File: flow/design.v
module nbyn #(parameter x_coord ='d0,parameter y_coord='d0,X=2,Y=2,data_width=32, x_size=1, y_size=1,total_width=(x_size+y_size+data_width),sw_no=X*Y)  
(
input wire clk,
input wire rstn,
input wire i_ready_r,
input wire i_ready_t,
input wire i_valid_l,
input wire i_valid_b,
input wire i_valid_pe,
output wire o_ready_l,
output wire o_ready_b,
output reg  o_ready_pe,
output reg o_valid_r,
output reg o_valid_t,
output reg o_valid_pe,
input wire [total_width-1:0] i_data_l,
input wire [total_width-1:0] i_data_b,
input wire [total_width-1:0] i_data_pe,
output reg [total_width-1:0] o_data_r,
output reg [total_width-1:0] o_data_t,
output reg [total_width-1:0] o_data_pe
);
wire leftToPe;
wire bottomToPe;
wire peTope;
reg  leftToRight;
reg leftToTop;
reg bottomToRight;
reg bottomToTop;
wire peToTop;
wire peToRight;
assign  o_ready_l = 1'b1;
assign  o_ready_b = 1'b1;
assign leftToPe = ((i_data_l[x_size-1:0]==x_coord) & (i_data_l[x_size+y_size-1:x_size]==y_coord) & i_valid_l);
always @(*)
begin
    if(i_valid_l)
    begin
        if(i_data_l[x_size-1:0]!=x_coord)
        begin
            leftToTop = 1'b0;
            leftToRight = 1'b1;
        end
        else if(i_data_l[x_size+y_size-1:x_size]!=y_coord)
        begin
            leftToTop   = 1'b1;
            leftToRight = 1'b0;
        end
        else
        begin
            leftToTop   = 1'b0;
            leftToRight = 1'b0;
        end
    end
    else
    begin
         leftToTop = 1'b0;
         leftToRight = 1'b0;
    end
end
always @(*)
begin
    if(i_valid_b)
    begin
        if(i_data_b[x_size+y_size-1:x_size]!=y_coord)
        begin
            bottomToTop   = 1'b1;
            bottomToRight = 1'b0;
        end
        else if(i_data_b[x_size-1:0]!=x_coord)
        begin
            bottomToTop = 1'b0;
            bottomToRight = 1'b1;
        end
        else
        begin
            bottomToTop   = 1'b0;
            bottomToRight = 1'b0;
        end
    end
    else
    begin
         bottomToTop = 1'b0;
         bottomToRight = 1'b0;
    end
end
assign bottomToPe = ((i_data_b[x_size-1:0]==x_coord) & (i_data_b[x_size+y_size-1:x_size]==y_coord) & i_valid_b);
assign peTope = ((i_data_pe[x_size-1:0]==x_coord) & (i_data_pe[x_size+y_size-1:x_size]==y_coord) & i_valid_pe & o_ready_pe);
assign peToRight = ((i_data_pe[x_size-1:0]!=x_coord) & i_valid_pe & o_ready_pe);
assign peToTop = (~peToRight & (i_data_pe[x_size+y_size-1:x_size]!=y_coord) & i_valid_pe & o_ready_pe);
always @(*)
begin
	if((~leftToRight & ~leftToTop) | (~bottomToTop & ~bottomToRight))
	begin
		o_ready_pe = 1'b1;
	end
	else
	begin
		o_ready_pe = 1'b0;
	end
end
always @(posedge clk)
begin
	if(!rstn)
		o_valid_r <=1'b0;
	if(bottomToRight) 
	begin
		o_data_r  <= i_data_b;
		o_valid_r <= 1'b1;
	end
	else if(leftToTop)
	begin
		if(bottomToTop)
		begin
			o_data_r <= i_data_b;
			o_valid_r <= 1'b1;
		end
		else if(peToTop|peToRight)
		begin
			o_data_r <= i_data_pe;
			o_valid_r <= 1'b1;
		end
		else if(bottomToPe & peTope)
		begin
			o_data_r <= i_data_b;
			o_valid_r <= 1'b1;
		end
		else
			o_valid_r <= 1'b0;
	end
	else if(peToTop)
	begin
		if(bottomToTop)
		begin
			o_data_r  <= i_data_b;
			o_valid_r <= 1'b1;
		end
		else if(leftToRight)
		begin
			o_data_r  <= i_data_l;
			o_valid_r <= 1'b1;
		end
		else if(bottomToPe & leftToPe)
		begin
			o_data_r  <= i_data_l;
			o_valid_r <= 1'b1;
		end
		else
			o_valid_r <= 1'b0;
	end
	else if(leftToPe & bottomToPe)
	begin
		o_data_r  <= i_data_l;
		o_valid_r <= 1'b1;
	end
	else if(leftToPe & peTope)
	begin
		o_data_r <= i_data_l;
		o_valid_r <= 1'b1;
	end
	else if(leftToRight)
	begin
		o_data_r  <= i_data_l;
		o_valid_r <= 1'b1;
	end
	else if(peToRight)
	begin
		o_data_r <=i_data_pe;
		o_valid_r <=1'b1;
	end
	else
	begin
		o_valid_r <=1'b0;
	end
end
always @(posedge clk)
begin
	if(!rstn)
		o_valid_t <= 1'b0;
	else if(bottomToRight) 
	begin
		if(leftToRight|leftToTop)
		begin
			o_data_t <= i_data_l;
			o_valid_t <= 1'b1;
		end
		else if(peToRight|peToTop)  
		begin
			o_data_t <= i_data_pe;
			o_valid_t <= 1'b1;
		end
		else if(leftToPe & peTope)
		begin
			o_data_t <= i_data_l;
			o_valid_t <= 1'b1;
		end
		else
			o_valid_t <= 1'b0;
	end
	else if(leftToTop)
	begin
		o_data_t <= i_data_l;
		o_valid_t <= 1'b1;
	end
	else if(peToTop)
	begin
		o_data_t  <= i_data_pe;
		o_valid_t <= 1'b1;
	end
	else if(leftToRight)
	begin
		if(bottomToTop)
		begin
			o_data_t <= i_data_b;
			o_valid_t <= 1'b1;
		end
		else if(peToRight)
		begin
			o_data_t <= i_data_pe;
			o_valid_t <= 1'b1;
		end
		else if(bottomToPe & peTope)
		begin
			o_data_t <= i_data_b;
			o_valid_t <= 1'b1;
		end
		else
			o_valid_t <= 1'b0;
	end
	else if(leftToPe & bottomToPe) 
	begin
		if(peToRight|peToTop)
		begin
			o_data_t <= i_data_pe;
			o_valid_t <= 1'b1;
		end
		else if(peTope)
		begin
			o_data_t <= i_data_b;
			o_valid_t <= 1'b1;
		end
		else
			o_valid_t <= 1'b0;
	end
	else if(bottomToPe & peTope)
	begin
		o_data_t <= i_data_b;
		o_valid_t <= 1'b1;
	end
	else if(bottomToTop)
	begin
		o_data_t <=i_data_b;
		o_valid_t <=1'b1;
	end
	else if(peToTop)
	begin
		o_data_t <= i_data_pe;
		o_valid_t <= 1'b1;
	end
	else
		o_valid_t <= 1'b0;
end
always @(posedge clk)
begin
	if(!rstn)
		o_valid_pe <= 1'b0; 
	else if(peTope)
	begin
		o_data_pe <= i_data_pe;
		o_valid_pe <=1'b1;
	end
	else if(bottomToPe)
	begin
		o_data_pe  <= i_data_b;
		o_valid_pe <= 1'b1;
	end
	else if(leftToPe)
	begin
		o_data_pe <= i_data_l;
		o_valid_pe <= 1'b1;
	end
	else
		o_valid_pe <=1'b0;
end
endmodule
module openNocTop #(parameter X=2,Y=2,data_width=32, x_size=1, y_size=1,total_width=(x_size+y_size+data_width),sw_no=X*Y)
(
input wire clk,
input wire rstn,
input wire [(X*Y)-1:0] r_valid_pe,
input wire [(total_width*X*Y)-1:0] r_data_pe,
output wire [(X*Y)-1:0] r_ready_pe,
output wire [(X*Y)-1:0] w_valid_pe,
output wire [(total_width*X*Y)-1:0] w_data_pe
);
wire  r_ready_r[X*Y-1:0];
wire  r_ready_t[X*Y-1:0];
wire  r_valid_l[X*Y-1:0];
wire  r_valid_b[X*Y-1:0];
wire  w_ready_l[X*Y-1:0];
wire  w_ready_b[X*Y-1:0];
wire  w_valid_r[X*Y-1:0];
wire  w_valid_t[X*Y-1:0];
wire [total_width-1:0]  w_data_r[X*Y-1:0];
wire [total_width-1:0]  w_data_t[X*Y-1:0];
generate
genvar x, y; 
for (x=0;x<X;x=x+1) begin:xs
   for (y=0; y<Y; y=y+1) begin:ys
      if(x==0 & y==0)
	     begin: instnce
		     nbyn #(.x_coord(x),.y_coord(y),.X(X),.Y(Y),.data_width(data_width), .x_size(x_size), .y_size(y_size),.total_width(total_width))
			   nbyn_instance(
			         .clk(clk), 
			         .rstn(rstn),     
                     .i_ready_r(r_ready_r[(y*X)+x]),    
			         .i_ready_t(r_ready_t[(y*X)+x]), 
					 .i_valid_l(w_valid_r[(y*X)+x+X-1]),
					 .i_valid_b(w_valid_t[(y*X)+x+(Y-1)*X]), 
					 .i_valid_pe(r_valid_pe[x+X*y:x+X*y]),
					 .o_ready_l(r_ready_r[(y*X)+x+X-1]),	 
					 .o_ready_b(r_ready_t[(y*X)+x+(Y-1)*X]), 
                     .o_ready_pe(r_ready_pe[x+X*y:x+X*y]),					 
					 .o_valid_r(w_valid_r[y*X+x]),
					 .o_valid_t(w_valid_t[y*X+x]), 
					 .o_valid_pe(w_valid_pe[x+X*y:x+X*y]),
					 .i_data_l(w_data_r[(y*X)+x+X-1]),	
                     .i_data_b(w_data_t[(y*X)+x+(Y-1)*X]), 
                     .o_data_r(w_data_r[y*X+x]),
                     .o_data_t(w_data_t[y*X+x]), 
					 .i_data_pe(r_data_pe[(total_width*x)+(total_width*X*y)+:total_width]),
					 .o_data_pe(w_data_pe[(total_width*x)+(total_width*X*y)+:total_width])
					 );
		 end
       else if(x!=0 & y==0)
	     begin: instnce
              nbyn #(.x_coord(x),.y_coord(y),.X(X),.Y(Y),.data_width(data_width), .x_size(x_size), .y_size(y_size),.total_width(total_width))
			     nbyn_instance(		  
			         .clk(clk), 
			         .rstn(rstn),     
                     .i_ready_r(r_ready_r[(y*X)+x]),     
			         .i_ready_t(r_ready_t[(y*X)+x]),
					 .i_valid_l(w_valid_r[(y*X)+x-1]),		
					 .i_valid_b(w_valid_t[(y*X)+x+(Y-1)*X]),
					 .i_valid_pe(r_valid_pe[x+X*y:x+X*y]),
					 .o_ready_l(r_ready_r[(y*X)+x-1]),		
					 .o_ready_b(r_ready_t[(y*X)+x+(Y-1)*X]),
					 .o_ready_pe(r_ready_pe[x+X*y:x+X*y]),
					 .o_valid_r(w_valid_r[(y*X)+x]),					  
					 .o_valid_t(w_valid_t[(y*X)+x]),
                     .o_valid_pe(w_valid_pe[x+X*y:x+X*y]),					 
					 .i_data_l(w_data_r[(y*X)+x-1]),			
                     .i_data_b(w_data_t[(y*X)+x+(Y-1)*X]),
                     .o_data_r(w_data_r[(y*X)+x]),
                     .o_data_t(w_data_t[(y*X)+x]),
					 .i_data_pe(r_data_pe[(total_width*x)+(total_width*X*y)+:total_width]),
					 .o_data_pe(w_data_pe[(total_width*x)+(total_width*X*y)+:total_width]));
		 end
      else if(x==0 & y!=0 )
	     begin: instnce
		     nbyn #(.x_coord(x),.y_coord(y),.X(X),.Y(Y),.data_width(data_width), .x_size(x_size), .y_size(y_size),.total_width(total_width))
			    nbyn_instance(
			         .clk(clk),   
			         .rstn(rstn),   
                     .i_ready_r(r_ready_r[(y*X)+x]),     
			         .i_ready_t(r_ready_t[(y*X)+x]),
					 .i_valid_l(w_valid_r[(y*X)+x+X-1]),						  
					 .i_valid_b(w_valid_t[(y*X)+x-X]),
                     .i_valid_pe(r_valid_pe[x+X*y:x+X*y]),					 
					 .o_ready_l(r_ready_r[(y*X)+x+X-1]),						  
					 .o_ready_b(r_ready_t[(y*X)+x-X]),
					 .o_ready_pe(r_ready_pe[x+X*y:x+X*y]),
					 .o_valid_r(w_valid_r[(y*X)+x]),						  
					 .o_valid_t(w_valid_t[(y*X)+x]),
					   .o_valid_pe(w_valid_pe[x+X*y:x+X*y]),	
					 .i_data_l(w_data_r[(y*X)+x+X-1]),						 
                     .i_data_b(w_data_t[(y*X)+x-X]),
                     .o_data_r(w_data_r[(y*X)+x]),
                     .o_data_t(w_data_t[(y*X)+x]),
					 .i_data_pe(r_data_pe[(total_width*x)+(total_width*X*y)+:total_width]),
					 .o_data_pe(w_data_pe[(total_width*x)+(total_width*X*y)+:total_width]))
					 ;
		 end		 
      else if(x!=0 & y!=0)
	     begin: instnce
		     nbyn #(.x_coord(x),.y_coord(y),.X(X),.Y(Y),.data_width(data_width), .x_size(x_size), .y_size(y_size),.total_width(total_width))
			    nbyn_instance(
			         .clk(clk),
			         .rstn(rstn),      
                     .i_ready_r(r_ready_r[(y*X)+x]),     
			         .i_ready_t(r_ready_t[(y*X)+x]),
					 .i_valid_l(w_valid_r[(y*X)+x-1]),						  
					 .i_valid_b(w_valid_t[(y*X)+x-X]),
					 .i_valid_pe(r_valid_pe[x+X*y:x+X*y]),	
					 .o_ready_l(r_ready_r[(y*X)+x-1]),						  
					 .o_ready_b(r_ready_t[(y*X)+x-X]),
					 .o_ready_pe(r_ready_pe[x+X*y:x+X*y]),
					 .o_valid_r(w_valid_r[(y*X)+x]),						  
					 .o_valid_t(w_valid_t[(y*X)+x]),
				     .o_valid_pe(w_valid_pe[x+X*y:x+X*y]),
					 .i_data_l(w_data_r[(y*X)+x-1]),						 
                     .i_data_b(w_data_t[(y*X)+x-X]),
                     .o_data_r(w_data_r[(y*X)+x]),
                     .o_data_t(w_data_t[(y*X)+x]),
					 .i_data_pe(r_data_pe[(total_width*x)+(total_width*X*y)+:total_width]),
					 .o_data_pe(w_data_pe[(total_width*x)+(total_width*X*y)+:total_width]));
		    end
	    end
      end			
endgenerate 
endmodule
File: flow/run.sh
#!/bin/bash
# the make line also repeats each setting of config.mk as NAME=value (left out here)
make -C /OpenROAD-flow-scripts/flow DESIGN_CONFIG=/design/flow/config.mk WORK_HOME=/design/flow/orfs CLKGATE_MAP_FILE= finish
File: flow/config.mk
export PLATFORM = sky130hd
export DESIGN_NAME = openNocTop
export DESIGN_NICKNAME = openNocTop
export VERILOG_FILES = /design/flow/design.v
export SDC_FILE = /design/flow/constraint.sdc
export NUM_CORES = 4
export LEC_CHECK = 0
export ABC_AREA = 1
export CAP_MARGIN = 20
export CELL_PAD_IN_SITES_DETAIL_PLACEMENT = 0
export CORE_ASPECT_RATIO = 0.85
export CORE_MARGIN = 2
export CORE_UTILIZATION = 58
export CTS_CLUSTER_SIZE = 33
export GPL_TIMING_DRIVEN = 1
export SETUP_SLACK_MARGIN = -0.17
export SLEW_MARGIN = 20
export TNS_END_PERCENT = 80
File: flow/constraint.sdc
create_clock -name core_clock -period 2.19 [get_ports {clk}]
set_input_delay 0.4380 -clock core_clock [delete_from_list [all_inputs] [get_ports {clk}]]
set_output_delay 0.4380 -clock core_clock [all_outputs]
set_load 0.01 [all_outputs]
==> out/metrics.cfg, run 1 <==
[run_status]
outcome = finished with violations
check.faults = negative setup slack

[synth]
top_cell = nand2_1
top_cell_area_share_pct = 34.4
simple_gate_share_pct = 38.8
async_flop_share_pct = 0
yosys_register_bits = 420
yosysUniqueCellTypes = 41
compound_area_share_pct = 15.3
ys_sh_mux_pct = 0
yosysSeqAreaShare_pct = 35.1
netlist_top_cells_count = 2,307 x nand2_1, 631 x nand3_1, 520 x inv_1
synth.cellmix.xorXnorShare_pct = 0
fp_nets = 5769
syn_area_per_cell_um2 = 6.33
ys_cells = 5627
top_cells_by_area = edfxtp_1 34%, nand2_1 24%, nand3_1 8.9%, inv_1 5.5%, o21ai_0 4.2%
ys_warn_count = 5
synthCells = 5627
edf_count = 408
yosysTopAreaCell = edfxtp_1
synth.cell_area_um2 = 35600
yosys_area_um2 = 35600
ys.flop_type = edfxtp_1
ys_sh_adder_pct = 0
logic_family = simple AND/OR/NAND/NOR gates

[sta]
setup_ws_ns = -0.152
slew_headroom_pct = 51.6
clock.fmax_mhz = 427
fin_crit_sh_pct = 107
setup_viol = 368
fin_crit_ns = 2.34
drv_slew = 0
rsz0062_at_grt = true
skew_ns = 0.0399
holdWs_ns = 0.641
worstMarginPinSlew_ns = 0.719
final_hold_viol_count = 0

[global_route]
grt_max_degree = 60
grt_pass1_vias = 39300
grt_overflow = 0
grt.total_usage_pct = 49.6
grt_first_pass_wirelength_um = 239000
grt_antenna_before_repair = 9

[finish]
nets = 6183
syn2layout_area_growth_pct = 24.5
fin_util_pct = 73.3
final_area_um2 = 44400

[power]
combinationalPowerShare_pct = 56.6
p_total_uw = 71100
top_power_group = combinational logic
p_leak_uw = 0.0208
powerDensity_nw_per_um2 = 1600
p_clk_uw = 8720
p_comb_uw = 40300
swShare_pct = 50.9
switchingPower_uw = 36200
peakVddDrop_uv = 1080
pg_seq_uw = 22200
pwr-share-clk_pct = 12.3
power_frac_seq_pct = 31.2
p_int_uw = 34900

[die]
core_um2 = 60500
ios = 286
floorplanUtilization_pct = 58.9
die_area_um2 = 63400
fp.dieW_um = 273
die_y_um = 233
row_count = 83

[cts]
cts_made_buffers = 47
tritoncts = yes
cts_sinks = 420
hold_buffers = 0
cts.clk_slew.worst_paths_ns = 0.06
htree_levels = 2
clock-root-buffer = clkbuf_16
clockBufferDepth = 3
insertion_delay_ns = 0.66

[setup_path]
worstPathCellList = a21oi_4 > nand2_4 > buf_6 > dlygate4sd2_1
path_class = register to output pin
required_ns = 1.75
slowest_stage = edfxtp_1
cp.depth = 4
rr_worst_depth = 11
critPathCaptureType = output pin
crit_buf_inv = 2
worstPathArrival_ns = 1.90
path_delay_family = flip-flops
reg2reg_slack_ns = -0.14
critPathCapture = r_ready_pe[3]
crit_fanout = 16
startpoint_type = register
max_stage_delay_ns = 0.49
r2r-end = xs[0].ys[0].instnce.nbyn_instance.o_data_r[21]

[routing]
wl_um = 163000
wl_per_cell_um = 23.7
via_per_inst = 6.44
num_vias = 44300
drt-initial-drc-count = 8603
final_antenna_net_count = 0
drc = 0
drt-pass1-iter-count = 10

[placement]
place_hpwl_um = 115000
port_buffers = 285
placed_cell_area_um2 = 42400
gp_congestion = 1.08

[worst_hold_path]
hold_class = input pin to register
min_path_cells = 3
hold_end = xs[0].ys[0].instnce.nbyn_instance.o_data_pe[32]
min_from = r_data_pe[32]

[job]
cap_violations = 0
tool_warnings = 31

cell type report:
class,instances,area [um2]
multi-input cells,4245,19700
fillers,4966,16200
flip-flops and latches,420,12500
repair buffers,771,7460
inverters,556,2090
clock buffers,67,1290
well taps,807,1010
clock inverters,21,333
diodes,1,2.50
metrics by stage:
stage	cells	setup TNS, ns	setup WS (ns)
6_report	6888	-18.88	-0.152
5_1_grt	6887	-56.38	-0.215
4_1_cts	6877	-22.33	-0.185
3_5_place_dp	6779	-201.68	-0.427
3_3_place_gp	6779	-193.72	-0.416
2_1_floorplan	5627	-69.75	-0.471
layer usage:
layer / GRT usage [%] / share of wire, %
met5: 0 / 0.0074
met4: 31.9 / 8.4
met3: 17.8 / 18
met2: 69.4 / 39
met1: 64.7 / 34
repair_timing:
item / CTS / global route
setup buffers: 12 / 4
setup endpoints to repair: 4 / 281
pin swaps: 5 / 4
gates resized: 24 / 25
gates cloned: 0 / 6
==> run 2, diff against run 1 <==
- ABC_AREA: 1 -> not set
- CELL_PAD_IN_SITES_DETAIL_PLACEMENT: 0 -> not set
- CORE_ASPECT_RATIO: 0.85 -> not set
- CORE_UTILIZATION: 58 -> 69
- CTS_CLUSTER_SIZE: 33 -> not set
- GPL_TIMING_DRIVEN: 1 -> not set
- SETUP_SLACK_MARGIN: -0.17 -> not set
- TNS_END_PERCENT: 80 -> not set
- clock period: 2.19 -> 7.37 ns (I/O delays scaled with it)
==> out/metrics.cfg, run 2 <==
[routing]
wl_per_cell_um = 32.3
via_per_inst = 8.14
num_vias = 28700
drt-pass1-iter-count = 14
drt-initial-drc-count = 6351
final_antenna_net_count = 0
drc = 0
wl_um = 114000

[power]
powerDensity_nw_per_um2 = 539
power_frac_seq_pct = 38.5
p_clk_uw = 2310
switchingPower_uw = 8110
combinationalPowerShare_pct = 47.9
p_int_uw = 8920
pwr-share-clk_pct = 13.6
swShare_pct = 47.6
top_power_group = combinational logic
p_comb_uw = 8150
pg_seq_uw = 6560
peakVddDrop_uv = 476
p_leak_uw = 0.0112

[setup_path]
startpoint_type = input pin
crit_fanout = 82
critPathCaptureType = register
cp.depth = 8
crit_buf_inv = 3
crit_top_cell = buf_4
startpoint = r_data_pe[1]
worstPathArrival_ns = 4.70
max_stage_delay_ns = 0.89
path_class = input pin to register
worstPathCellList = clkdlybuf4s50_1 > and3b_1 > o21ai_4 > buf_4 > nor2_2 > buf_4 > a211oi_1 > o21ai_0
critPathCapture = xs[0].ys[0].instnce.nbyn_instance.o_data_r[24]
required_ns = 7.61
path_delay_family = buffers and inverters
rr_worst_depth = 5
slowest_stage = o21ai_0
timing.rr.start = xs[0].ys[0].instnce.nbyn_instance.o_data_t[0]
reg2reg_slack_ns = 3.37

[run_status]
outcome = finished clean

[synth]
simple_gate_share_pct = 15.6
top_cell_area_share_pct = 45.4
ys_sh_mux_pct = 3.49
netlist_top_cells_count = 408 x edfxtp_1, 360 x nand2_1, 280 x nor2_1
top_cells_by_area = edfxtp_1 45%, nand2_1 5.0%, nor2_1 3.9%, o21ai_0 3.8%, mux2i_1 3.5%
ys.flop_type = edfxtp_1
synth.cell_area_um2 = 27000
compound_area_share_pct = 29.9
edf_count = 408
yosys_register_bits = 420
logic_family = AND-OR/OR-AND gates
synth.cellmix.xorXnorShare_pct = 0
synthCells = 2869
top_cell = edfxtp_1
ys_warn_count = 5
ys_sh_adder_pct = 0
fp_nets = 3011
yosysUniqueCellTypes = 76
syn_area_per_cell_um2 = 9.41
yosysTopAreaCell = edfxtp_1
yosysSeqAreaShare_pct = 46.3
ys_cells = 2869
yosys_area_um2 = 27000
async_flop_share_pct = 0

[sta]
holdWs_ns = 0.679
slew_headroom_pct = 21.3
fin_crit_sh_pct = 60.6
skew_ns = 0.0243
fin_crit_ns = 4.46
rsz0062_at_grt = false
timing.setup.tns_ns = 0
setup_viol = 0
drv_slew = 0
final_hold_viol_count = 0
worstMarginPinSlew_ns = 1.18
clock.fmax_mhz = 224

[die]
floorplanUtilization_pct = 69.8
ios = 286
fp.dieW_um = 202
die_y_um = 202
row_count = 72
core_um2 = 38600
die_area_um2 = 40700

[global_route]
grt_antenna_before_repair = 3
grt_overflow = 0
grt_first_pass_wirelength_um = 165000
grt_pass1_vias = 25900
grt_use_met3_pct = 21.8
grt_use_met1_pct = 68.1
use_met2_pct = 76.4
grt.total_usage_pct = 54.2
grt_max_degree = 83
busiest_layer = met2

[placement]
place_hpwl_um = 74100
port_buffers = 285
gp_congestion = 1.09
dp.cells = 3449

[finish]
final_cells = 3532
syn2layout_area_growth_pct = 17.0
fill_cells = 2302
nets = 3122

[cts]
insertion_delay_ns = 0.59
post_cts_resized = 0
clock-root-buffer = clkbuf_16
cts_sinks = 420
cts.clk_slew.worst_paths_ns = 0.06
tritoncts = yes
clockBufferDepth = 3
cts_made_buffers = 44
postCtsSetupBuffers = 0
htree_levels = 2
hold_buffers = 0

[worst_hold_path]
hold_class = register to register
min_from = xs[0].ys[0].instnce.nbyn_instance.o_data_t[24]
min_path_cells = 2

[job]
cap_violations = 0
tool_warnings = 28

-- run 2: metal layers --
metal	up-vias	share of wire (%)
met2	3359	41
li1	11400	-
met5	-	0.034
met1	13000	30
met4	6	10
met3	898	19
-- run 2: cell type report --
cell class              count  area, um2  area share, %
multi-input cells        2146      13600           43.0
flip-flops and latches    420      12500           39.6
repair buffers            340       3330           10.5
clock buffers              54       1180           3.74
well taps                 518        648           2.05
clock inverters            24        253          0.800
inverters                  28        105          0.333
diodes                      2       5.00         0.0158
-- run 2: per-stage QoR --
stage	worst slack [ns]	total power [uW]	instance area, um2	util (%)
final	2.91	17000	31600	81.7
after detailed placement	2.25	13700	30000	77.7
after CTS	2.85	16100	31500	81.4
after global placement	2.43	13400	30000	77.7
after floorplan	0.512	10500	27000	-
after global routing	2.76	17200	31600	81.7
==> run 3, diff against run 2 <==
- CORE_UTILIZATION: 69 -> 40
- clock period: 7.37 -> 5.0 ns (I/O delays scaled with it)
==> out/metrics.cfg, run 3 <==
[run_status]
outcome = finished clean

[finish]
final_cells = 3935
fill_cells = 6180
regArea_um2 = 12500
final-comb-area_um2 = 13600
fin_util_pct = 48.6
nets = 3163
syn2layout_area_growth_pct = 20.7

[global_route]
grt_pass1_vias = 24100
grt_max_degree = 66
grt.total_usage_pct = 34.0
grt_first_pass_wirelength_um = 175000
grt_overflow = 0
grt_antenna_before_repair = 3

[cts]
cts_made_buffers = 52
htree_levels = 2
clockBufferDepth = 3
postCtsSetupBuffers = 0
cts.clk_slew.worst_paths_ns = 0.06
clock-root-buffer = clkbuf_16
hold_buffers = 0
tritoncts = yes
cts_sinks = 420
insertion_delay_ns = 0.62
post_cts_resized = 0

[job]
tool_warnings = 26
cap_violations = 0

[sta]
setup_ws_ns = 1.09
timing.setup.tns_ns = 0
final_hold_viol_count = 0
drv_slew = 0
worstMarginPinSlew_ns = 1.20
skew_ns = 0.0253
clock.fmax_mhz = 256
slew_headroom_pct = 20.0
rsz0062_at_grt = false
fin_crit_ns = 3.91
setup_viol = 0
fin_crit_sh_pct = 78.2

[setup_path]
crit_buf_inv = 1
cp.depth = 3
worstPathArrival_ns = 2.91
worstPathCellList = nor2b_1 > or3_1 > clkdlybuf4s50_1
rr_worst_depth = 6
startpoint_type = register
reg2reg_slack_ns = 1.45
max_stage_delay_ns = 0.84
crit_fanout = 14
critPathCapture = r_ready_pe[1]
path_class = register to output pin
path_delay_family = simple AND/OR/NAND/NOR gates
required_ns = 4.00
slowest_stage = edfxtp_1
critPathCaptureType = output pin
r2r-end = xs[0].ys[0].instnce.nbyn_instance.o_data_r[18]

[power]
pg_seq_uw = 9600
p_clk_uw = 4010
pwr-share-clk_pct = 15.7
p_leak_uw = 0.0115
powerDensity_nw_per_um2 = 782
top_power_group = combinational logic
p_int_uw = 13700
p_comb_uw = 11900
combinationalPowerShare_pct = 46.6
power_frac_seq_pct = 37.7
p_total_uw = 25500
peakVddDrop_uv = 360
swShare_pct = 46.2
switchingPower_uw = 11800

[routing]
via_per_inst = 6.82
wl_um = 123000
drc = 0
final_antenna_net_count = 0
num_vias = 26800
drt-initial-drc-count = 4401
drt-pass1-iter-count = 7
wl_per_cell_um = 31.3

[die]
core_um2 = 67000
row_count = 95
die_y_um = 264
ios = 286
fp.dieW_um = 264
die_area_um2 = 69600
floorplanUtilization_pct = 40.3

[synth]
edf_count = 408
ys_warn_count = 5
yosysTopAreaCell = edfxtp_1
yosys_area_um2 = 27000
yosysSeqAreaShare_pct = 46.3
synth.cell_area_um2 = 27000
yosys_register_bits = 420
ys_cells = 2869
yosysUniqueCellTypes = 76
synth.cellmix.xorXnorShare_pct = 0
top_cell = edfxtp_1
ys_sh_mux_pct = 3.49
top_cells_by_area = edfxtp_1 45%, nand2_1 5.0%, nor2_1 3.9%, o21ai_0 3.8%, mux2i_1 3.5%
ys_sh_adder_pct = 0
fp_nets = 3011
logic_family = AND-OR/OR-AND gates
netlist_top_cells_count = 408 x edfxtp_1, 360 x nand2_1, 280 x nor2_1
simple_gate_share_pct = 15.6
async_flop_share_pct = 0
synthCells = 2869
ys.flop_type = edfxtp_1
compound_area_share_pct = 29.9
top_cell_area_share_pct = 45.4
syn_area_per_cell_um2 = 9.41

[worst_hold_path]
min_from = xs[0].ys[0].instnce.nbyn_instance.o_data_t[22]
min_path_cells = 2
hold_class = register to register

[placement]
place_hpwl_um = 85800
gp_congestion = 0.949
port_buffers = 285
dp_slack_ns = 0.985
dp.cells = 3839

[run 3: per-stage QoR]
stage / hold slack (ns) / area, um2
4_1_cts: 0.634 / 32500
6_report: 0.648 / 32600
3_3_place_gp: 0.610 / 30800
2_1_floorplan: 0.546 / 27000
5_1_grt: 0.686 / 32600
3_5_place_dp: 0.629 / 30800
[run 3: layout make-up]
class	instances	area share, %
clock inverter	27	1.13
clock buffer	67	4.23
sequential	420	38.4
timing repair buffer	373	10.9
antenna	1	0.00768
tap	873	3.35
multi-input combinational	2146	41.7
inverter	28	0.323
[run 3: layer usage]
layer  global-route usage, %  part of all wire, %  up-vias
li1                        -                    -    11500
met1                    47.9                   40    13000
met2                    50.3                   43     1964
met3                    5.23                   11      312
met4                    18.5                  6.4        2
met5                       0               0.0073        -
==> run 4, diff against run 3 <==
- ABC_AREA: not set -> 1
- CELL_PAD_IN_SITES_DETAIL_PLACEMENT: not set -> 0
- CORE_ASPECT_RATIO: not set -> 0.85
- CORE_UTILIZATION: 40 -> 58
- CTS_CLUSTER_SIZE: not set -> 94
- GPL_TIMING_DRIVEN: not set -> 1
- SETUP_SLACK_MARGIN: not set -> 0.42
- TNS_END_PERCENT: not set -> 80
- clock period: 5.0 -> 3.09 ns (I/O delays scaled with it)
==> out/metrics.cfg, run 4 <==
[setup_path]
worstPathArrival_ns = 3.01
slowest_stage = edfxtp_1
rr_worst_depth = 8
worstPathCellList = inv_2 > nor3_4 > buf_6 > inv_1 > nand2_1 > nor2_1 > nor2_4 > buf_12
max_stage_delay_ns = 0.64
path_class = register to register
reg2reg_slack_ns = 0.37
required_ns = 3.38
startpoint_type = register
path_delay_family = buffers and inverters
crit_buf_inv = 4
cp.depth = 8
crit_fanout = 65
critPathCaptureType = register

[power]
top_power_group = combinational logic
peakVddDrop_uv = 713
p_leak_uw = 0.0194
p_comb_uw = 27300
pg_seq_uw = 15400
pwr-share-clk_pct = 12.1
p_clk_uw = 5880
combinationalPowerShare_pct = 56.2
p_int_uw = 23000
powerDensity_nw_per_um2 = 1160
swShare_pct = 52.7
switchingPower_uw = 25600
power_frac_seq_pct = 31.7

[finish]
fill_cells = 5292
nets = 5936
syn2layout_area_growth_pct = 17.8

[synth]
ys.flop_type = edfxtp_1
compound_area_share_pct = 15.3
synth.cellmix.xorXnorShare_pct = 0
simple_gate_share_pct = 38.8
ys_cells = 5627
yosysTopAreaCell = edfxtp_1
top_cells_by_area = edfxtp_1 34%, nand2_1 24%, nand3_1 8.9%, inv_1 5.5%, o21ai_0 4.2%
yosys_register_bits = 420
syn_area_per_cell_um2 = 6.33
netlist_top_cells_count = 2,307 x nand2_1, 631 x nand3_1, 520 x inv_1
yosysSeqAreaShare_pct = 35.1
yosys_area_um2 = 35600
edf_count = 408
synthCells = 5627
async_flop_share_pct = 0
ys_warn_count = 5
fp_nets = 5769
top_cell_area_share_pct = 34.4
ys_sh_adder_pct = 0
logic_family = simple AND/OR/NAND/NOR gates
yosysUniqueCellTypes = 41
synth.cell_area_um2 = 35600
top_cell = nand2_1
ys_sh_mux_pct = 0

[routing]
drc = 0
wl_um = 162000
wl_per_cell_um = 24.3
num_vias = 43400
final_antenna_net_count = 0
drt-initial-drc-count = 8617
drt-pass1-iter-count = 14
via_per_inst = 6.54

[die]
row_count = 83
fp.dieW_um = 273
ios = 286
core_um2 = 60500
floorplanUtilization_pct = 58.9
die_y_um = 233
die_area_um2 = 63400

[cts]
clockBufferDepth = 3
cts.clk_slew.worst_paths_ns = 0.07
hold_buffers = 0
cts_made_buffers = 45
tritoncts = yes
clock-root-buffer = clkbuf_16
htree_levels = 2
insertion_delay_ns = 0.63
cts_sinks = 420

[sta]
final_hold_viol_count = 0
rsz0062_at_grt = true
skew_ns = 0.0367
setup_viol = 0
drv_slew = 0
fin_crit_sh_pct = 87.9
fin_crit_ns = 2.72
clock.fmax_mhz = 368
timing.setup.tns_ns = 0
worstMarginPinSlew_ns = 0.841
setup_ws_ns = 0.374
slew_headroom_pct = 43.9

[global_route]
grt_pass1_vias = 37800
grt.total_usage_pct = 49.5
grt_antenna_before_repair = 10
grt_max_degree = 72
grt_overflow = 0
grt_first_pass_wirelength_um = 238000

[job]
cap_violations = 0
tool_warnings = 31

[worst_hold_path]
min_from = xs[0].ys[0].instnce.nbyn_instance.o_data_r[2]
min_path_cells = 2
hold_class = register to register

[run_status]
outcome = finished clean

[placement]
gp_congestion = 1.04
place_hpwl_um = 109000
port_buffers = 285
dp_slack_ns = -0.116

-- run 4: cell type report --
cell class	count	area, um2	share of cell area, %
Antenna cell	2	5.00	0.0119
Clock buffer	56	1190	2.83
Clock inverter	27	364	0.867
Inverter	556	2100	5.00
Multi-Input combinational cell	4246	19700	46.9
Sequential cell	420	12500	29.8
Tap cell	807	1010	2.41
Timing Repair Buffer	525	5140	12.3
-- run 4: through the flow --
step / util (%) / cell area (um2) / hold WS, ns / total power [uW] / instances
after floorplan: - / 35800 / 0.568 / 28900 / 5627
after global placement: 65.9 / 39900 / 0.664 / 39600 / 6520
after detailed placement: 65.9 / 39900 / 0.667 / 39900 / 6520
after CTS: 69.0 / 41800 / 0.687 / 46400 / 6628
after global routing: 69.3 / 42000 / 0.724 / 50700 / 6637
final: 69.3 / 42000 / 0.694 / 48600 / 6639
-- run 4: repair_timing --
item	4_1_cts	5_1_grt
gates cloned	1	3
resized	22	21
buffers inserted	24	6
pin swaps	4	5
setup endpoints to repair	99	265
-- run 4: per-layer routing --
| layer | vias to the layer above | routed length [um] | global-route usage (%) |
|---|---|---|---|
| met5 | - | 133 | 0 |
| met4 | 14 | 13200 | 30.3 |
| met3 | 865 | 30100 | 18.7 |
| met2 | 4087 | 63400 | 68.7 |
| met1 | 19300 | 54900 | 64.9 |
| li1 | 19200 | - | - |
==> run 5, diff against run 4 <==
- ABC_AREA: 1 -> not set
- CELL_PAD_IN_SITES_DETAIL_PLACEMENT: 0 -> not set
- CORE_ASPECT_RATIO: 0.85 -> not set
- CORE_UTILIZATION: 58 -> 66
- CTS_CLUSTER_SIZE: 94 -> not set
- GPL_TIMING_DRIVEN: 1 -> not set
- SETUP_SLACK_MARGIN: 0.42 -> not set
- TNS_END_PERCENT: 80 -> 5
- clock period: 3.09 -> 3.32 ns (I/O delays scaled with it)
==> out/metrics.cfg, run 5 <==
[synth]
yosysTopAreaCell = edfxtp_1
synthCells = 2869
ys_sh_mux_pct = 3.49
netlist_top_cells_count = 408 x edfxtp_1, 360 x nand2_1, 280 x nor2_1
yosys_area_um2 = 27000
fp_nets = 3011
ys_sh_adder_pct = 0
simple_gate_share_pct = 15.6
top_cell = edfxtp_1
synth.cell_area_um2 = 27000
synth.cellmix.xorXnorShare_pct = 0
syn_area_per_cell_um2 = 9.41
ys_warn_count = 5
compound_area_share_pct = 29.9
edf_count = 408
async_flop_share_pct = 0
ys.flop_type = edfxtp_1
yosysSeqAreaShare_pct = 46.3
logic_family = AND-OR/OR-AND gates
top_cell_area_share_pct = 45.4
yosysUniqueCellTypes = 76
top_cells_by_area = edfxtp_1 45%, nand2_1 5.0%, nor2_1 3.9%, o21ai_0 3.8%, mux2i_1 3.5%
yosys_register_bits = 420
ys_cells = 2869

[power]
switchingPower_uw = 17800
pwr-share-clk_pct = 14.0
powerDensity_nw_per_um2 = 1180
p_total_uw = 38600
p_int_uw = 20700
peakVddDrop_uv = 967
power_frac_seq_pct = 37.3
p_leak_uw = 0.0118
combinationalPowerShare_pct = 48.7
top_power_group = combinational logic
pg_seq_uw = 14400
p_clk_uw = 5410
p_comb_uw = 18800
swShare_pct = 46.3

[setup_path]
reg2reg_slack_ns = 0.23
max_stage_delay_ns = 0.68
required_ns = 2.66
path_class = register to output pin
worstPathCellList = buf_4 > and2_1 > nand3_1 > clkdlybuf4s50_1
crit_fanout = 13
slowest_stage = dfxtp_1
critPathCaptureType = output pin
crit_buf_inv = 2
startpoint_type = register
path_delay_family = buffers and inverters
worstPathArrival_ns = 2.57
cp.depth = 4
rr_worst_depth = 7
critPathCapture = r_ready_pe[2]

[routing]
via_per_inst = 7.91
wl_um = 114000
wl_per_cell_um = 31.1
drt-pass1-iter-count = 17
drc = 0
final_antenna_net_count = 0
num_vias = 28900
drt-initial-drc-count = 5928

[placement]
port_buffers = 285
dp.cells = 3570
gp_congestion = 1.14
placed_cell_area_um2 = 31000
place_hpwl_um = 77200

[cts]
tritoncts = yes
clockBufferDepth = 3
clock-root-buffer = clkbuf_16
cts_sinks = 420
htree_levels = 2
insertion_delay_ns = 0.61
postCtsSetupBuffers = 0
cts.clk_slew.worst_paths_ns = 0.06
cts_made_buffers = 45

[global_route]
grt_first_pass_wirelength_um = 166000
grt_antenna_before_repair = 8
grt_pass1_vias = 26300
grt_use_met1_pct = 65.2
grt_max_degree = 68
busiest_layer = met2
grt_overflow = 0
grt.total_usage_pct = 52.7
grt_use_met3_pct = 21.0
use_met2_pct = 74.9

[sta]
clock.fmax_mhz = 309
fin_crit_sh_pct = 97.5
fin_crit_ns = 3.24
rsz0062_at_grt = false
slew_headroom_pct = 31.1
holdWs_ns = 0.674
skew_ns = 0.0222
worstMarginPinSlew_ns = 1.03
timing.setup.tns_ns = 0
setup_viol = 0
drv_slew = 0
final_hold_viol_count = 0

[die]
die_area_um2 = 42500
die_y_um = 206
core_um2 = 40600
row_count = 74
ios = 286
fp.dieW_um = 206
floorplanUtilization_pct = 66.5

[finish]
nets = 3228
final_cells = 3655
fill_cells = 2526
syn2layout_area_growth_pct = 20.6
final_area_um2 = 32600

[worst_hold_path]
hold_end = xs[0].ys[0].instnce.nbyn_instance.o_data_t[14]
hold_class = register to register
min_path_cells = 2

[job]
tool_warnings = 29
cap_violations = 0

[run_status]
outcome = finished clean

-- run 5: timing repair --
action                     CTS  global route
resized                      1             1
hold buffers                 0             0
cloned                       0             0
setup endpoints to repair    1             1
-- run 5: final cells by class --
| cell class | instances | area [um2] | area share [%] |
|---|---|---|---|
| multi-input combinational | 2146 | 13500 | 41.5 |
| inverter | 28 | 105 | 0.323 |
| sequential | 420 | 12500 | 38.4 |
| clock buffer | 50 | 1140 | 3.52 |
| tap | 532 | 666 | 2.04 |
| timing repair buffer | 445 | 4250 | 13.0 |
| clock inverter | 30 | 374 | 1.15 |
| antenna | 4 | 10.0 | 0.0307 |
-- run 5: layer usage --
layer	wire [um]	up-vias
met1	35400	13100
met5	125	-
met3	20400	875
li1	-	11600
met2	46100	3282
met4	11500	10
-- run 5: per-stage QoR --
| step | util (%) | worst slack, ns |
|---|---|---|
| finish | 80.3 | 0.0845 |
| global route | 80.3 | 0.0793 |
| CTS | 80.2 | 0.0347 |
| detailed placement | 76.5 | 0.0845 |
| global placement | 76.5 | 0.134 |
| floorplan | - | -0.527 |
==> run 6, diff against run 5 <==
- ABC_AREA: not set -> 1
- CORE_UTILIZATION: 66 -> 52
- CTS_CLUSTER_SIZE: not set -> 94
- TNS_END_PERCENT: 5 -> not set
- clock period: 3.32 -> 2.02 ns (I/O delays scaled with it)
==> out/metrics.cfg, run 6 <==
[sta]
final_hold_viol_count = 0
worstMarginPinSlew_ns = 0.628
fin_crit_ns = 2.43
rsz0062_at_grt = true
skew_ns = 0.0253
setup_ws_ns = -0.410
slew_headroom_pct = 57.7
clock.fmax_mhz = 411
drv_slew = 0
setup_viol = 733
fin_crit_sh_pct = 120

[global_route]
grt.total_usage_pct = 47.0
grt_overflow = 0
grt_first_pass_wirelength_um = 252000
grt_antenna_before_repair = 7
grt_pass1_vias = 40300
grt_max_degree = 69

[job]
tool_warnings = 31
cap_violations = 0

[cts]
tritoncts = yes
htree_levels = 2
insertion_delay_ns = 0.65
cts_sinks = 420
clock-root-buffer = clkbuf_16
cts_made_buffers = 50
hold_buffers = 0
cts.clk_slew.worst_paths_ns = 0.07
clockBufferDepth = 3

[placement]
placed_cell_area_um2 = 43800
gp_congestion = 1.04
port_buffers = 285
place_hpwl_um = 119000

[routing]
drt-initial-drc-count = 8847
final_antenna_net_count = 0
via_per_inst = 6.51
drt-pass1-iter-count = 10
wl_per_cell_um = 25.3
num_vias = 47400
wl_um = 185000
drc = 0

[setup_path]
crit_buf_inv = 4
reg2reg_slack_ns = -0.41
timing.rr.start = xs[0].ys[0].instnce.nbyn_instance.o_data_t[0]
rr_worst_depth = 13
path_delay_family = simple AND/OR/NAND/NOR gates
critPathCaptureType = register
worstPathCellList = nand3_2 > nand2_4 > nand2_8 > buf_6 > o21ai_4 > clkbuf_16 > buf_6 > buf_6 > nand2_4 > nand3_2 > nand3_2 > nand2_2 > nand2_4
slowest_stage = edfxtp_1
max_stage_delay_ns = 0.60
required_ns = 2.40
crit_fanout = 7
startpoint_type = register
worstPathArrival_ns = 2.81
path_class = register to register
cp.depth = 13
startpoint = xs[0].ys[0].instnce.nbyn_instance.o_data_t[0]

[synth]
yosys_area_um2 = 35600
synth.cellmix.xorXnorShare_pct = 0
top_cell_area_share_pct = 34.4
synthCells = 5627
ys.flop_type = edfxtp_1
top_cell = nand2_1
yosysSeqAreaShare_pct = 35.1
simple_gate_share_pct = 38.8
ys_sh_mux_pct = 0
fp_nets = 5769
async_flop_share_pct = 0
ys_sh_adder_pct = 0
syn_area_per_cell_um2 = 6.33
logic_family = simple AND/OR/NAND/NOR gates
netlist_top_cells_count = 2,307 x nand2_1, 631 x nand3_1, 520 x inv_1
ys_warn_count = 5
edf_count = 408
compound_area_share_pct = 15.3
yosysTopAreaCell = edfxtp_1
top_cells_by_area = edfxtp_1 34%, nand2_1 24%, nand3_1 8.9%, inv_1 5.5%, o21ai_0 4.2%
yosys_register_bits = 420
yosysUniqueCellTypes = 41
ys_cells = 5627
synth.cell_area_um2 = 35600

[power]
p_int_uw = 43800
combinationalPowerShare_pct = 62.2
power_frac_seq_pct = 27.1
top_power_group = combinational logic
swShare_pct = 50.6
p_leak_uw = 0.0240
p_clk_uw = 9520
pg_seq_uw = 24000
p_total_uw = 88800
pwr-share-clk_pct = 10.7
p_comb_uw = 55200
powerDensity_nw_per_um2 = 1720
peakVddDrop_uv = 906
switchingPower_uw = 44900

[worst_hold_path]
min_path_cells = 3
min_from = r_data_pe[110]
hold_class = input pin to register

[die]
die_y_um = 266
fp.dieW_um = 266
ios = 286
die_area_um2 = 70600
core_um2 = 67500
floorplanUtilization_pct = 52.8
row_count = 95

[finish]
fill_cells = 5057
syn2layout_area_growth_pct = 44.9
final_area_um2 = 51600
nets = 6510

[run_status]
outcome = finished with violations
check.faults = negative setup slack

-- run 6: what timing repair did --
item | in CTS | in global routing
buffers inserted | 75 | 106
pin swaps | 76 | 247
hold endpoints to repair | 0 | 0
cloned | 20 | 50
endpoints found under the setup margin | 622 | 791
gates resized | 244 | 655
-- run 6: through the flow --
stage | setup TNS (ns) | utilization (%) | hold slack, ns | worst slack [ns] | cells
after global routing | -151.88 | 76.4 | 0.586 | -0.412 | 7281
after detailed placement | -322.49 | 64.9 | 0.670 | -0.586 | 6958
final | -127.30 | 76.5 | 0.541 | -0.410 | 7286
after global placement | -303.50 | 64.9 | 0.685 | -0.537 | 6958
after CTS | -61.04 | 70.1 | 0.541 | -0.213 | 7139
after floorplan | -91.83 | - | 0.568 | -0.641 | 5627
-- run 6: layer usage --
layer / track usage, % / part of all wire [%] / vias to the layer above
li1: - / - / 20400
met1: 62.3 / 34 / 21400
met2: 66.5 / 40 / 4400
met3: 12.8 / 16 / 1242
met4: 32.6 / 10 / 12
met5: 0 / 0.073 / -
-- run 6: area by class of cell --
class,count,area (um2),share of cell area [%]
diodes,5,12.5,0.0242
clock buffers,56,1290,2.51
clock inverters,36,360,0.698
inverters,556,2150,4.16
multi-input cells,4246,22100,42.9
flip-flops and latches,420,12500,24.2
well taps,873,1090,2.12
repair buffers,1094,12100,23.4
==> run 7, diff against run 6 <==
- ABC_AREA: 1 -> not set
- CORE_UTILIZATION: 52 -> 64
- CTS_CLUSTER_SIZE: 94 -> 100
- clock period: 2.02 -> 7.5 ns (I/O delays scaled with it)
==> out/metrics.cfg, run 7 <==
[setup_path]
startpoint_type = input pin
worstPathCellList = clkdlybuf4s50_1 > nor2b_1 > o311ai_2 > buf_4 > nand2_1 > o21ai_0 > a32oi_2 > buf_4
reg2reg_slack_ns = 3.40
path_class = input pin to register
crit_top_cell = buf_4
timing.rr.start = xs[0].ys[0].instnce.nbyn_instance.o_data_t[1]
max_stage_delay_ns = 0.81
critPathCaptureType = register
cp.depth = 8
crit_buf_inv = 3
startpoint = r_data_pe[69]
slowest_stage = nor2b_1
rr_worst_depth = 5
worstPathArrival_ns = 4.82
crit_fanout = 66
path_delay_family = buffers and inverters
required_ns = 7.75

[placement]
place_hpwl_um = 75100
gp_congestion = 1.03
dp_slack_ns = 2.37
port_buffers = 285

[power]
switchingPower_uw = 7850
pwr-share-clk_pct = 14.5
power_frac_seq_pct = 38.6
p_int_uw = 8860
p_comb_uw = 7840
combinationalPowerShare_pct = 46.9
peakVddDrop_uv = 417
pg_seq_uw = 6440
p_total_uw = 16700
top_power_group = combinational logic
p_clk_uw = 2420
swShare_pct = 47.0
p_leak_uw = 0.0112
powerDensity_nw_per_um2 = 527

[die]
ios = 286
fp.dieW_um = 209
die_y_um = 209
row_count = 75
core_um2 = 41800
die_area_um2 = 43800
floorplanUtilization_pct = 64.6

[synth]
ys_sh_adder_pct = 0
synth.cell_area_um2 = 27000
edf_count = 408
ys_cells = 2869
yosys_area_um2 = 27000
fp_nets = 3011
top_cell = edfxtp_1
yosys_register_bits = 420
yosysTopAreaCell = edfxtp_1
async_flop_share_pct = 0
ys.flop_type = edfxtp_1
yosysSeqAreaShare_pct = 46.3
netlist_top_cells_count = 408 x edfxtp_1, 360 x nand2_1, 280 x nor2_1
synth.cellmix.xorXnorShare_pct = 0
ys_warn_count = 5
top_cells_by_area = edfxtp_1 45%, nand2_1 5.0%, nor2_1 3.9%, o21ai_0 3.8%, mux2i_1 3.5%
syn_area_per_cell_um2 = 9.41
synthCells = 2869
ys_sh_mux_pct = 3.49
simple_gate_share_pct = 15.6
compound_area_share_pct = 29.9
logic_family = AND-OR/OR-AND gates
yosysUniqueCellTypes = 76
top_cell_area_share_pct = 45.4

[global_route]
grt_use_met3_pct = 17.6
grt.total_usage_pct = 50.1
grt_use_met1_pct = 64.2
use_met2_pct = 73.0
grt_first_pass_wirelength_um = 164000
grt_max_degree = 83
grt_antenna_before_repair = 4
busiest_layer = met2
grt_pass1_vias = 25500
grt_overflow = 0

[finish]
fill_cells = 2723
nets = 3125
syn2layout_area_growth_pct = 17.6
fin_util_pct = 76.0

[cts]
cts.clk_slew.worst_paths_ns = 0.07
hold_buffers = 0
cts_sinks = 420
clockBufferDepth = 3
htree_levels = 2
post_cts_resized = 0
insertion_delay_ns = 0.63
clock-root-buffer = clkbuf_16
cts_made_buffers = 46
tritoncts = yes
postCtsSetupBuffers = 0

[routing]
via_per_inst = 7.91
num_vias = 28100
drt-pass1-iter-count = 12
drc = 0
final_antenna_net_count = 0
wl_per_cell_um = 31.7
drt-initial-drc-count = 5783
wl_um = 113000

[worst_hold_path]
min_path_cells = 2
hold_end = xs[0].ys[0].instnce.nbyn_instance.o_data_t[24]
hold_class = register to register

[sta]
rsz0062_at_grt = false
drv_slew = 0
fin_crit_sh_pct = 61.0
setup_ws_ns = 2.93
slew_headroom_pct = 15.3
final_hold_viol_count = 0
skew_ns = 0.0303
timing.setup.tns_ns = 0
holdWs_ns = 0.672
clock.fmax_mhz = 219
worstMarginPinSlew_ns = 1.26
setup_viol = 0
fin_crit_ns = 4.57

[run_status]
outcome = finished clean

[job]
cap_violations = 0
tool_warnings = 28

## run 7: cell type report
type	instances	area, um2	area share [%]
multi-input combinational	2146	13600	42.7
sequential	420	12500	39.4
timing repair buffer	341	3370	10.6
clock buffer	55	1180	3.73
tap	539	674	2.13
clock inverter	30	360	1.14
inverter	28	105	0.331
antenna	1	2.50	0.00789
## run 7: through the flow
step                area (um2)  std cells
finish                   31700       3560
CTS                      31600       3555
global placement         30000       3469
detailed placement       30100       3470
global route             31700       3559
floorplan                27000       2869
## run 7: metal layers
metal / share of wire [%] / vias up
li1: - / 11400
met1: 32 / 12900
met2: 42 / 3066
met3: 18 / 728
met4: 8.5 / 8
met5: 0.11 / -
==> run 8, diff against run 7 <==
- CAP_MARGIN: 20 -> 0
- CELL_PAD_IN_SITES_DETAIL_PLACEMENT: not set -> 1
- CORE_UTILIZATION: 64 -> 15
- CTS_CLUSTER_SIZE: 100 -> 40
- GPL_TIMING_DRIVEN: not set -> 0
- MAX_ROUTING_LAYER: not set -> met5
- PLACE_DENSITY_LB_ADDON: not set -> 0.11
- SETUP_SLACK_MARGIN: not set -> 0.69
- TNS_END_PERCENT: not set -> 85
- clock period: 7.5 -> 6.94 ns (I/O delays scaled with it)
==> out/metrics.cfg, run 8 <==
[synth]
top_cell_area_share_pct = 45.4
syn_area_per_cell_um2 = 9.41
ys_sh_adder_pct = 0
edf_count = 408
compound_area_share_pct = 29.9
logic_family = AND-OR/OR-AND gates
top_cells_by_area = edfxtp_1 45%, nand2_1 5.0%, nor2_1 3.9%, o21ai_0 3.8%, mux2i_1 3.5%
yosys_area_um2 = 27000
ys_warn_count = 5
ys.flop_type = edfxtp_1
async_flop_share_pct = 0
synth.cellmix.xorXnorShare_pct = 0
netlist_top_cells_count = 408 x edfxtp_1, 360 x nand2_1, 280 x nor2_1
simple_gate_share_pct = 15.6
ys_sh_mux_pct = 3.49
yosys_register_bits = 420
synthCells = 2869
ys_cells = 2869
yosysUniqueCellTypes = 76
fp_nets = 3011
yosysSeqAreaShare_pct = 46.3
synth.cell_area_um2 = 27000
top_cell = edfxtp_1
yosysTopAreaCell = edfxtp_1

[finish]
syn2layout_area_growth_pct = 30.2
nets = 3369

[die]
floorplanUtilization_pct = 15.1
die_y_um = 428
fp.dieW_um = 428
row_count = 155
ios = 286
core_um2 = 179000
die_area_um2 = 183000

[setup_path]
worstPathCellList = clkdlybuf4s50_1 > clkbuf_1 > nor2b_1 > clkbuf_1 > o21ai_0 > nand2_1 > a21oi_1 > a2111oi_4 > buf_4 > buf_4 > buf_4
crit_fanout = 11
required_ns = 7.33
startpoint_type = input pin
cp.depth = 11
path_class = input pin to register
crit_top_cell = buf_4
slowest_stage = a2111oi_4
reg2reg_slack_ns = 2.95
path_delay_family = buffers and inverters
crit_buf_inv = 6
r2r-end = xs[0].ys[0].instnce.nbyn_instance.o_data_t[28]
startpoint = r_data_pe[69]
rr_worst_depth = 6
critPathCaptureType = register
worstPathArrival_ns = 5.24
max_stage_delay_ns = 0.78

[global_route]
grt_max_degree = 35
grt_overflow = 0
grt_pass1_vias = 27200
grt.total_usage_pct = 17.9
grt_first_pass_wirelength_um = 232000
grt_antenna_before_repair = 36

[power]
powerDensity_nw_per_um2 = 569
power_frac_seq_pct = 33.3
pwr-share-clk_pct = 14.7
top_power_group = combinational logic
p_leak_uw = 0.0117
combinationalPowerShare_pct = 52.0
p_total_uw = 20000
switchingPower_uw = 9970
pg_seq_uw = 6650
p_comb_uw = 10400
peakVddDrop_uv = 199
p_clk_uw = 2940
swShare_pct = 49.9
p_int_uw = 10000

[routing]
dr_wl_met3_um = 8850
wl_per_cell_um = 30.2
top_layer = met5
wl_met2_um = 81100
num_vias = 26800
drt-pass1-iter-count = 7
drc = 0
wl_met1_um = 73300
final_antenna_net_count = 0
via_per_inst = 4.75
wl_um = 170000
drt-initial-drc-count = 2454

[sta]
skew_ns = 0.0514
setup_viol = 0
setup_ws_ns = 2.09
fin_crit_ns = 4.85
clock.fmax_mhz = 206
worstMarginPinSlew_ns = 1.06
drv_slew = 0
fin_crit_sh_pct = 69.9
slew_headroom_pct = 29.1
final_hold_viol_count = 0
holdWs_ns = 0.667
rsz0062_at_grt = false

[cts]
cts_made_buffers = 53
htree_levels = 2
cts_sinks = 420
cts.clk_slew.worst_paths_ns = 0.07
insertion_delay_ns = 0.69
tritoncts = yes
postCtsSetupBuffers = 0
clockBufferDepth = 3
hold_buffers = 0
post_cts_resized = 0
clock-root-buffer = clkbuf_16

[placement]
place_hpwl_um = 133000
dp_slack_ns = 1.44
gp_congestion = 0.890
port_buffers = 283

[worst_hold_path]
hold_class = register to register
min_from = xs[0].ys[0].instnce.nbyn_instance.o_data_t[25]
min_path_cells = 1

[job]
cap_violations = 0
tool_warnings = 26

[run_status]
outcome = finished clean

## run 8: layout make-up
cell class / instances / area [um2]
diodes: 11 / 27.5
fillers: 20600 / 143000
repair buffers: 303 / 3210
inverters: 28 / 106
clock buffers: 67 / 1430
well taps: 2355 / 2950
plain buffers: 275 / 1170
flip-flops and latches: 420 / 12500
clock inverters: 32 / 347
multi-input cells: 2146 / 13400
## run 8: per-layer routing
layer  up-vias  global-route usage [%]
met2       884                    29.8
met3       200                    2.85
met5         -                       0
met4        26                    6.76
met1     13700                    23.3
li1      11900                       -
## run 8: per-stage QoR
step / instance area (um2) / util [%] / setup TNS [ns] / cells
final: 35100 / 19.7 / 0 / 5637
after global routing: 35100 / 19.7 / 0 / 5630
after CTS: 35100 / 19.6 / 0 / 5626
after detailed placement: 33300 / 18.7 / 0 / 5527
after global placement: 32800 / 18.3 / -162.56 / 5507
after floorplan: 27000 / - / 0 / 2869
==> run 9, diff against run 8 <==
- ABC_AREA: not set -> 1
- CAP_MARGIN: 0 -> 20
- CELL_PAD_IN_SITES_DETAIL_PLACEMENT: 1 -> not set
- CORE_ASPECT_RATIO: not set -> 0.86
- CORE_MARGIN: 2 -> 6
- CORE_UTILIZATION: 15 -> 18
- CTS_CLUSTER_SIZE: 40 -> 14
- GPL_ROUTABILITY_DRIVEN: not set -> 1
- GPL_TIMING_DRIVEN: 0 -> not set
- PLACE_DENSITY: not set -> 0.92
- PLACE_DENSITY_LB_ADDON: 0.11 -> not set
- SETUP_SLACK_MARGIN: 0.69 -> not set
- TNS_END_PERCENT: 85 -> 10
- clock period: 6.94 -> 2.36 ns (I/O delays scaled with it)
==> out/metrics.cfg, run 9 <==
[placement]
placed_cell_area_um2 = 44600
port_buffers = 285
place_hpwl_um = 145000
dp.cells = 8579
gp_congestion = 1.05

[sta]
setup_viol = 33
worstMarginPinSlew_ns = 0.641
rsz0062_at_grt = true
setup_ws_ns = -0.0740
slew_headroom_pct = 56.8
holdWs_ns = 0.614
skew_ns = 0.0434
final_hold_viol_count = 0
fin_crit_ns = 2.43
fin_crit_sh_pct = 103
clock.fmax_mhz = 411
drv_slew = 0

[setup_path]
crit_buf_inv = 3
max_stage_delay_ns = 0.51
worstPathArrival_ns = 2.80
required_ns = 2.73
startpoint_type = register
cp.depth = 11
critPathCaptureType = register
crit_top_cell = nand3_1
reg2reg_slack_ns = -0.07
path_delay_family = simple AND/OR/NAND/NOR gates
crit_fanout = 11
worstPathCellList = a21oi_2 > nand2_4 > buf_4 > nand3_1 > buf_4 > nand3_1 > buf_4 > nand2_1 > nand3_1 > nand2_1 > nand3_1
slowest_stage = edfxtp_1
rr_worst_depth = 11
path_class = register to register

[power]
pg_seq_uw = 20800
p_total_uw = 67900
switchingPower_uw = 34900
p_clk_uw = 8640
p_int_uw = 33000
p_comb_uw = 38400
pwr-share-clk_pct = 12.7
swShare_pct = 51.4
powerDensity_nw_per_um2 = 1440
combinationalPowerShare_pct = 56.6
p_leak_uw = 0.0211
power_frac_seq_pct = 30.7
top_power_group = combinational logic
peakVddDrop_uv = 919

[routing]
drt-pass1-iter-count = 12
num_vias = 44700
drc = 0
via_per_inst = 5.11
drt-initial-drc-count = 8109
wl_per_cell_um = 21.7
final_antenna_net_count = 0
wl_um = 190000

[cts]
cts_sinks = 420
clockBufferDepth = 3
tritoncts = yes
hold_buffers = 0
clock-root-buffer = clkbuf_16
cts_made_buffers = 52
htree_levels = 2
insertion_delay_ns = 0.66
cts.clk_slew.worst_paths_ns = 0.07

[worst_hold_path]
hold_class = input pin to register
min_path_cells = 3
min_from = rstn

[synth]
yosysTopAreaCell = edfxtp_1
edf_count = 408
ys_warn_count = 5
top_cells_by_area = edfxtp_1 34%, nand2_1 24%, nand3_1 8.9%, inv_1 5.5%, o21ai_0 4.2%
top_cell = nand2_1
syn_area_per_cell_um2 = 6.33
yosysUniqueCellTypes = 41
top_cell_area_share_pct = 34.4
async_flop_share_pct = 0
simple_gate_share_pct = 38.8
synth.cellmix.xorXnorShare_pct = 0
compound_area_share_pct = 15.3
synthCells = 5627
logic_family = simple AND/OR/NAND/NOR gates
yosys_area_um2 = 35600
synth.cell_area_um2 = 35600
ys_cells = 5627
ys.flop_type = edfxtp_1
ys_sh_mux_pct = 0
yosysSeqAreaShare_pct = 35.1
ys_sh_adder_pct = 0
fp_nets = 5769
yosys_register_bits = 420
netlist_top_cells_count = 2,307 x nand2_1, 631 x nand3_1, 520 x inv_1

[die]
ios = 286
core_um2 = 196000
floorplanUtilization_pct = 18.2
fp.dieW_um = 492
die_area_um2 = 209000
row_count = 150
die_y_um = 425

[finish]
final_area_um2 = 47100
nets = 6227
syn2layout_area_growth_pct = 32.2
final_cells = 8750
fill_cells = 21300

[global_route]
grt_first_pass_wirelength_um = 269000
grt.total_usage_pct = 17.0
grt_max_degree = 69
grt_antenna_before_repair = 75
grt_overflow = 0
grt_pass1_vias = 39400

[job]
tool_warnings = 29
cap_violations = 0

[run_status]
check.faults = negative setup slack
outcome = finished with violations

run 9: stage by stage:
stage / setup slack, ns / TNS, ns / utilization [%]
5_1_grt: -0.114 / -4.39 / 24.1
3_5_place_dp: -0.454 / -152.19 / 22.8
2_1_floorplan: -0.330 / -58.01 / -
4_1_cts: -0.0229 / -0.368 / 23.9
3_3_place_gp: -0.455 / -137.92 / 22.8
6_report: -0.0740 / -0.715 / 24.1
run 9: timing repair:
action                     4_1_cts  5_1_grt
setup endpoints to repair       19      355
buffers inserted                23       10
cloned                           0        3
pin swaps                        6       11
gates resized                   34       50
run 9: final cells by class:
type	count	area [um2]	share of cell area, %
well taps	2584	3230	6.86
inverters	556	2090	4.43
clock buffers	59	1350	2.86
clock inverters	38	444	0.943
diodes	38	95.1	0.202
flip-flops and latches	420	12500	26.5
repair buffers	810	7660	16.3
multi-input cells	4245	19700	41.9
run 9: per-layer routing:
metal  wire length [um]  up-vias  GRT usage, %
met1              61800    20000          19.6
met5                126        -             0
met3              29700      956          6.26
met4              16600       18          11.3
li1                   -    19800             -
met2              81800     3939          26.4
==> run 10, diff against run 9 <==
- ABC_AREA: 1 -> 0
- CELL_PAD_IN_SITES_DETAIL_PLACEMENT: not set -> 0
- CORE_ASPECT_RATIO: 0.86 -> 0.85
- CORE_MARGIN: 6 -> 2
- CORE_UTILIZATION: 18 -> 66
- CTS_CLUSTER_SIZE: 14 -> 94
- GPL_ROUTABILITY_DRIVEN: 1 -> not set
- GPL_TIMING_DRIVEN: not set -> 1
- MAX_ROUTING_LAYER: met5 -> not set
- PLACE_DENSITY: 0.92 -> not set
- SETUP_SLACK_MARGIN: not set -> 0.42
- TNS_END_PERCENT: 10 -> 80
- clock period: 2.36 -> 2.19 ns (I/O delays scaled with it)
==> out/metrics.cfg, run 10 <==
[run_status]
outcome = did not finish
stop_stage = global routing (5_1_grt)
firstError = [ERROR GRT-0232] Routing congestion too high. Check the congestion heatmap in the GUI.

[placement]
place_hpwl_um = 81600
dp.cells = 3781
dp_slack_ns = -0.733
gp_congestion = 1.21
port_buffers = 285

[synth]
top_cell = edfxtp_1
yosys_area_um2 = 27000
synth.cellmix.xorXnorShare_pct = 0
netlist_top_cells_count = 408 x edfxtp_1, 360 x nand2_1, 280 x nor2_1
synthCells = 2869
edf_count = 408
logic_family = AND-OR/OR-AND gates
ys_sh_mux_pct = 3.49
async_flop_share_pct = 0
ys_warn_count = 5
top_cells_by_area = edfxtp_1 45%, nand2_1 5.0%, nor2_1 3.9%, o21ai_0 3.8%, mux2i_1 3.5%
yosys_register_bits = 420
yosysUniqueCellTypes = 76
compound_area_share_pct = 29.9
yosysTopAreaCell = edfxtp_1
simple_gate_share_pct = 15.6
ys.flop_type = edfxtp_1
fp_nets = 3011
synth.cell_area_um2 = 27000
ys_cells = 2869
top_cell_area_share_pct = 45.4
syn_area_per_cell_um2 = 9.41
yosysSeqAreaShare_pct = 46.3
ys_sh_adder_pct = 0

[global_route]
grt_overflow = 446
grt.total_usage_pct = 88.8

[die]
row_count = 68
die_y_um = 190
floorplanUtilization_pct = 66.6
core_um2 = 40500
fp.dieW_um = 223
die_area_um2 = 42500
ios = 286

[cts]
hold_buffers = 0
cts_sinks = 420
htree_levels = 2
clockBufferDepth = 3
cts_made_buffers = 44
clock-root-buffer = clkbuf_16

==> run 10: stage by stage <==
stage	cell area, um2	TNS, ns
3_3_place_gp	33500	-217.88
4_1_cts	37100	-29.24
3_5_place_dp	33500	-258.91
2_1_floorplan	27800	-73.34
==> run 10: per-layer routing <==
layer | GRT usage, % | GRT overflow
met5 | 57.6 | 6
met4 | 89.9 | 177
met3 | 81.0 | 30
met2 | 99.3 | 220
met1 | 87.4 | 13
==> run 10: what timing repair did <==
action | 4_1_cts
pin swaps | 73
endpoints found under the setup margin | 966
hold endpoints to repair | 0
gates resized | 256
cloned | 23
setup buffers | 81
No activity file was given, so power comes from the tool's default toggle rates.
